== build 80 ==
// cu_engine
module cu_engine (
    input  clk, nrst,
    input  [71:0] filter, 
    input  [23:0] data_in,
    input  [ 8:0] pe_en_ctrl,
    output [15:0] pe_out
);
    reg [23:0] dff [0:1];
    wire [143:0] psum;
    pe pe00 (.clk(clk), .en(pe_en_ctrl[0]), .a(data_in[ 7: 0]), .b(filter[ 7: 0]), .out(psum[15: 0]));
    pe pe10 (.clk(clk), .en(pe_en_ctrl[1]), .a(data_in[15: 8]), .b(filter[15: 8]), .out(psum[31:16]));
    pe pe20 (.clk(clk), .en(pe_en_ctrl[2]), .a(data_in[23:16]), .b(filter[23:16]), .out(psum[47:32]));
    pe pe01 (.clk(clk), .en(pe_en_ctrl[3]), .a(dff[0][ 7: 0]), .b(filter[31:24]), .out(psum[63:48]));
    pe pe11 (.clk(clk), .en(pe_en_ctrl[4]), .a(dff[0][15: 8]), .b(filter[39:32]), .out(psum[79:64]));
    pe pe21 (.clk(clk), .en(pe_en_ctrl[5]), .a(dff[0][23:16]), .b(filter[47:40]), .out(psum[95:80]));
    pe pe02 (.clk(clk), .en(pe_en_ctrl[6]), .a(dff[1][ 7: 0]), .b(filter[55:48]), .out(psum[111: 96]));
    pe pe12 (.clk(clk), .en(pe_en_ctrl[7]), .a(dff[1][15: 8]), .b(filter[63:56]), .out(psum[127:112]));
    pe pe22 (.clk(clk), .en(pe_en_ctrl[8]), .a(dff[1][23:16]), .b(filter[71:64]), .out(psum[143:128]));
    always @(posedge clk) begin
        if (!nrst) begin
            dff[0] <= 0;
            dff[1] <= 0;
        end else begin
  ...
Size in the first run: roughly 120 I/O pins, about 27000 µm² of cells after synthesis.
clock: 3.47 ns
lec_check: 0
cap_margin: 20
core_margin: 2
core_utilization: 70
cts_cluster_diameter: 360
cts_cluster_size: 36
setup_slack_margin: -0.33
slew_margin: 20
tns_end_percent: 5
run.sh (not shown) runs the stock make flow with config.mk's settings and CLKGATE_MAP_FILE=.
Build 80 had finished all stages when the layout checks came back failing, citing setup timing.
For build 22, these inputs were changed with respect to build 80:
Settings: removing CTS_CLUSTER_SIZE (formerly 36); changing CORE_UTILIZATION from 70 to 40; removing TNS_END_PERCENT (formerly 5); removing SETUP_SLACK_MARGIN (formerly -0.33); removing CTS_CLUSTER_DIAMETER (formerly 360); changing the clock period (ns, I/O delays scaled along) from 3.47 to 6.2.
### Flow results
- Build 22 reached the end of the flow, and the finished layout is clean on the timing, design-rule and antenna checks.
- From build 80 to build 22 the numbers moved as follows: final-layout clock buffer total saw a decrease; worst setup slack went up; utilization now smaller.
- Compared with build 80, in build 22 share of power burned in the clock network rose by 2.3 points, register-to-register slack rose by 2490 ps, die area rose by 29000 µm², final worst-path cycle share fell by 64 points, power fell by 58%.
Changes in build 16 relative to build 22:
Settings: CORE_UTILIZATION now 44, was 40; the clock period (ns, I/O delays scaled along) now 6.07, was 6.2.
Build 16 finished every step from synthesis to the final layout, and the layout passed the timing, design-rule and antenna checks.
Build 16 vs build 22 — routed metal-1 wirelength dropped slightly
Build 16 against build 22; flip-flop and latch power is up by a few percent.
Re flip-flop and latch count: no difference whatsoever between build 16 and build 22.
Number of global-route vias before repair of build 16 is on par with build 22.
Cell count: build 16 lower than build 22

========
north:
cu_engine again, from the RTL that the note above started with.
clock: 3.55 ns
lec_check: 0
abc_area: 1
cap_margin: 20
cell_pad_in_sites_detail_placement: 0
cell_pad_in_sites_global_placement: 3
core_aspect_ratio: 0.91
core_margin: 2
core_utilization: 16
cts_cluster_diameter: 222
cts_cluster_size: 98
gpl_routability_driven: 0
gpl_timing_driven: 0
max_routing_layer: met5
min_routing_layer: met1
setup_slack_margin: 0.59
slew_margin: 0
tns_end_percent: 15
In north the implementation completed, yet the final layout does not meet the checks, the culprit being setup timing.
## Diff of input files: south against north
Settings: putting PLACE_DENSITY at 0.38 where nothing was set; swapping 16 for 32 in CORE_UTILIZATION; swapping 0.59 for -0.33 in SETUP_SLACK_MARGIN; swapping 0.91 for 0.78 in CORE_ASPECT_RATIO.
## What came out
- Lower portion of the clock cycle consumed by the worst path in the final layout goes to south over north.
- Complete run, failing final checks: south, reason setup timing.
- Summary of the comparison: met3 wire length is higher in south, relative to north.
- Delta (south minus north): area of all placed cells without fillers now sits lower; total power now sits lower; fraction of power consumed by sequential logic now sits higher; design internal power now sits lower; clock transition time at the flip-flop clock pins of the worst setup and hold paths now sits at about the same level.
- In south, fraction of area in registers is higher than in north.
- Comparing the two runs side by side, south comes out ahead of north on net switching power of the design.
- south reports a lower post-layout minimum cycle time than north does.
- south vs north — placeable core region dropped about 50%.

========
cu_engine again, from the RTL that the note above started with.
clock: 3.47 ns
lec_check: 0
cap_margin: 0
core_margin: 2
core_utilization: 70
cts_cluster_diameter: 360
cts_cluster_size: 36
hold_slack_margin: 0.29
setup_slack_margin: -0.33
slew_margin: 20
tns_end_percent: 5
The baseline finished but failed the layout checks on negative setup slack.
Change:
Settings changed: CAP_MARGIN 0 to 20, CORE_UTILIZATION 70 to 40, CTS_CLUSTER_DIAMETER 360 to not set, CTS_CLUSTER_SIZE 36 to not set, HOLD_SLACK_MARGIN 0.29 to not set, SETUP_SLACK_MARGIN -0.33 to not set, TNS_END_PERCENT 5 to not set.
Clock period 3.47 ns to 6.07 ns, I/O delays scaled along.
This time the run passed the timing, design-rule and antenna checks; routed wire length came out lower by 18%; final cell count shrinks by 1.6%; utilization falls by 44 points; setup slack improved by 2.3 ns; global-route usage is lower by 19 points; non-clock buffer count fell by 411; die size went up by 73%; clock skew stays flat.
Change:
Settings changed: CORE_UTILIZATION 40 to 72, CTS_CLUSTER_SIZE set to 50, MAX_ROUTING_LAYER set to met4, PLACE_DENSITY set to 0.67.
Clock period 6.07 ns to 5.11 ns, I/O delays scaled along.
Effect: The changed run reached the layout checks and failed them: negative setup slack; design area increases by 5.2%; via count climbs by 11%; non-clock buffer count climbs by 229; global-route usage rises by 19 points; count of clock-buffer cells in the layout is unchanged; die size went down by 44%.
Change:
Settings changed: CTS_CLUSTER_DIAMETER set to 68, CTS_CLUSTER_SIZE 50 to 41, PLACE_DENSITY 0.67 to 0.66, SETUP_SLACK_MARGIN set to 0.23.
Clock period 5.11 ns to 3.37 ns, I/O delays scaled along.
With this change the flow never finished: it broke off in 5_1_grt (DPL-0038).
Synthesized cell count does not change.
Die area does not change.
Synthesized area does not change.

========
Setup of oak:
cu_engine again, from the RTL that the note above started with.
==> flow/design.v (excerpt) <==
module cu_engine (
    input  clk, nrst,
    input  [71:0] filter, 
    input  [23:0] data_in,
    input  [ 8:0] pe_en_ctrl,
    output [15:0] pe_out
);
==> flow/config.mk <==
export PLATFORM = sky130hd
export DESIGN_NAME = cu_engine
export DESIGN_NICKNAME = cu_engine
export VERILOG_FILES = /design/flow/design.v
export SDC_FILE = /design/flow/constraint.sdc
export NUM_CORES = 4
export LEC_CHECK = 0
export ABC_AREA = 1
export CAP_MARGIN = 20
export CORE_MARGIN = 2
export CORE_UTILIZATION = 72
export CTS_CLUSTER_SIZE = 100
export PLACE_DENSITY = 0.36
export SETUP_SLACK_MARGIN = 1.22
export SLEW_MARGIN = 20
export TNS_END_PERCENT = 5
==> flow/constraint.sdc <==
create_clock -name core_clock -period 4.39 [get_ports {clk}]
set_input_delay 0.8780 -clock core_clock [delete_from_list [all_inputs] [get_ports {clk}]]
set_output_delay 0.8780 -clock core_clock [all_outputs]
set_load 0.01 [all_outputs]
Status oak: flow complete, layout not clean - setup timing
## Diff of input files: pine against oak
Settings: SETUP_SLACK_MARGIN: 1.22 -> unset; PLACE_DENSITY: 0.36 -> unset; CTS_CLUSTER_SIZE: 100 -> unset; CORE_UTILIZATION: 72 -> 51; TNS_END_PERCENT: 5 -> unset; ABC_AREA: 1 -> unset; the clock period (ns, I/O delays scaled along): 4.39 -> 5.78.
==> results <==
- In pine the implementation completed, yet the final layout does not meet the checks, the culprit being setup timing.
- The instance count of the mapped netlist in pine sits about 26% below the value recorded for oak.
- pine against oak: clock power down 26%; critical path depth up 3; routed length on met3 down 78%.
- pine reports a lower post-CTS setup repair buffer count than oak does.
- Compared to oak, pine has non-clock buffer count 269 lower.
- Summary — final cell area excluding filler cells, pine relative to oak: lower, by 13%.
- Diff oak -> pine: post-layout utilization of the core lost 32 points, setup slack after placement picked up an extra 0.44 ns.
Inputs modified between pine and birch:
Settings: CORE_UTILIZATION now 66, was 51; the clock period (ns, I/O delays scaled along) now 5.08, was 5.78.
==> results <==
- birch vs pine: post-CTS repair timing setup buffer count up in birch
- pine completed end to end; final checks failed (setup timing).
- Finished, but not clean: birch, with setup timing.
- birch reports a higher wire length on met2 than pine does.
- Against pine, birch reports a sequential share of layout area that is lower.
- Between birch and pine, it is birch whose reported net switching power is higher, by about 23%.
diff inputs: birch => maple
Settings: CTS_CLUSTER_SIZE newly set to 98; CTS_CLUSTER_DIAMETER newly set to 148; the clock period (ns, I/O delays scaled along) changed from 5.08 to 6.2.
--- outcome ---
Finished, but not clean: birch, with setup timing. maple: all stages complete, timing, DRC and antenna checks passed. Comparing birch and maple, combinational share of power is lower on maple. On clock group share of total power: between birch and maple, it ends up lower for birch. Measured against each other, birch and maple differ in count of plain and timing-repair buffers in the layout, the lower figure coming from maple. birch → maple: power attributed to combinational cells shrank by about 36%; global-route wire length before repair dropped 4.4%; logic gate fraction of the total cell area shows an increase of 4.3 points. Compared with birch, in maple worst-skew pair later-pin latency did not really move; utilization has decreased; arrival time of data at the critical path endpoint now sits higher; standard cell area after detailed placement lost about 6.4%.
Changes in cedar relative to maple:
Settings: setting PLACE_DENSITY to 0.42 for the first time; changing CORE_UTILIZATION from 66 to 50.
[summary]
- Between maple and cedar, total of cells resized after clock tree synthesis is lower for maple, cedar comes in above that.
- maple → cedar: well-tap cell count increased 31%, worst setup slack increased 0.024 ns.
- cedar ended up with pe_out[9] as its end point of the critical path; maple ended up with pe_out[14].
- A start point of the critical path of pe02.out[3]$_SDFF_PN0_ is what cedar shows, while pe00.out[2]$_SDFF_PN0_ belongs to maple.
Power is estimated from default activity; no workload was simulated.
